Setup of run 1:
Design fir, start of the top module:
module fir(
	input			clk_100k,
	input			rst_n,
	input 	signed [8:0]	samp_in,
	output 	signed [8:0]	fir_out	
);
For scale: ~5400 cells after synthesis, ~0.055 mm2 of cells after synthesis.
Settings: LEC_CHECK=0, ABC_AREA=1, CAP_MARGIN=15, CORE_MARGIN=2, CORE_UTILIZATION=72, CTS_CLUSTER_DIAMETER=226, CTS_CLUSTER_SIZE=74, SETUP_SLACK_MARGIN=2.7, SLEW_MARGIN=20; clock period 9.29 ns.
run.sh (not shown) runs the stock make flow with config.mk's settings and CLKGATE_MAP_FILE=.
Nothing crashed in run 1 and all stages finished; the problem is that the final layout failed, the offending checks being setup timing.
### run 1 -> run 2
# run 1
export LEC_CHECK = 0
export ABC_AREA = 1
export CAP_MARGIN = 15
export CORE_MARGIN = 2
export CORE_UTILIZATION = 72
export CTS_CLUSTER_DIAMETER = 226
export CTS_CLUSTER_SIZE = 74
export SETUP_SLACK_MARGIN = 2.7
export SLEW_MARGIN = 20
create_clock -name core_clock -period 9.29 [get_ports {clk_100k}]
# run 2
export LEC_CHECK = 0
export CAP_MARGIN = 20
export CORE_MARGIN = 2
export CORE_UTILIZATION = 40
export SLEW_MARGIN = 20
create_clock -name core_clock -period 15.8 [get_ports {clk_100k}]
--- outcome ---
Run 2 finished every stage and its layout cleared the timing, DRC and antenna checks. Diff run 1 -> run 2: buffer-and-inverter tally for the worst setup path dropped 2, sequential share of cell area up 0.90 points, average cell area after synthesis went up by 0.65 um2, count of different cell masters after synthesis increased by 20 relative to the old numbers, post-layout worst setup margin shows an increase of 5.05 ns. Re die area: run 2 and run 1 aren't equal, and the higher value belongs to run 2. The final total negative setup slack reported for run 2 is greater than that of run 1 by 40.74 ns.
Input changes introduced in run 3 (baseline for comparison: run 2):
# run 2
export LEC_CHECK = 0
export CAP_MARGIN = 20
export CORE_MARGIN = 2
export CORE_UTILIZATION = 40
export SLEW_MARGIN = 20
create_clock -name core_clock -period 15.8 [get_ports {clk_100k}]
# run 3
export LEC_CHECK = 0
export ABC_AREA = 1
export CAP_MARGIN = 15
export CORE_MARGIN = 2
export CORE_UTILIZATION = 72
export CTS_CLUSTER_DIAMETER = 221
export SETUP_SLACK_MARGIN = 1.1
export SLEW_MARGIN = 20
create_clock -name core_clock -period 13.4 [get_ports {clk_100k}]
==> comparison <==
From run 2 to run 3, path length in cells of the critical path did not move at all.
The layout from run 3, despite a flow that completed every stage, fails the layout checks, with the failing checks listed as setup timing.
Run 2 was carried through to the last stage, and its layout satisfied the timing, DRC and antenna checks.
Note that the number of unique standard cell types used by synthesis recorded for run 3 amounts to 0.72 times the value seen in run 2.
Run 3 against run 2: first-pass GRT wire length picked up an extra 14%, overall global routing resource usage increased 21 points, post-synthesis instance area up 1.8%, worst hold slack shows a reduction of 0.018 ns, final period utilization went up.
Run 2 -> run 3: area enclosed by the die boundary decreased by more than a quarter
Run 3: wire length 20000 um above run 2
Changes in run 4 relative to run 3:
# run 3
export LEC_CHECK = 0
export ABC_AREA = 1
export CAP_MARGIN = 15
export CORE_MARGIN = 2
export CORE_UTILIZATION = 72
export CTS_CLUSTER_DIAMETER = 221
export SETUP_SLACK_MARGIN = 1.1
export SLEW_MARGIN = 20
create_clock -name core_clock -period 13.4 [get_ports {clk_100k}]
# run 4
export LEC_CHECK = 0
export ABC_AREA = 1
export CAP_MARGIN = 20
export CORE_MARGIN = 2
export CORE_UTILIZATION = 72
export CTS_CLUSTER_DIAMETER = 178
export CTS_CLUSTER_SIZE = 98
export SLEW_MARGIN = 20
export TNS_END_PERCENT = 5
create_clock -name core_clock -period 9.16 [get_ports {clk_100k}]
Status for run 4 and run 3: no clean run
Run comparison: run 3 worst setup path startpoint samp[5][4]; run 4 worst setup path startpoint samp[9][2]
Pin slew with the least headroom to its limit for run 4: 0.0096 ns down relative to run 3
Looking at number of signal-net buffers in the layout, run 4 sits 41% above run 3.
Comparing arrival time reported for the critical path endpoint for run 4 and run 3, the bigger number came from run 4.
Run 4 vs run 3: cell depth of the worst setup path down in run 4
Count of maximum capacitance violations: run 4 vs run 3 identical
Relative to run 3, the detailed-route wire length measured on run 4 has increased by more than 10%.
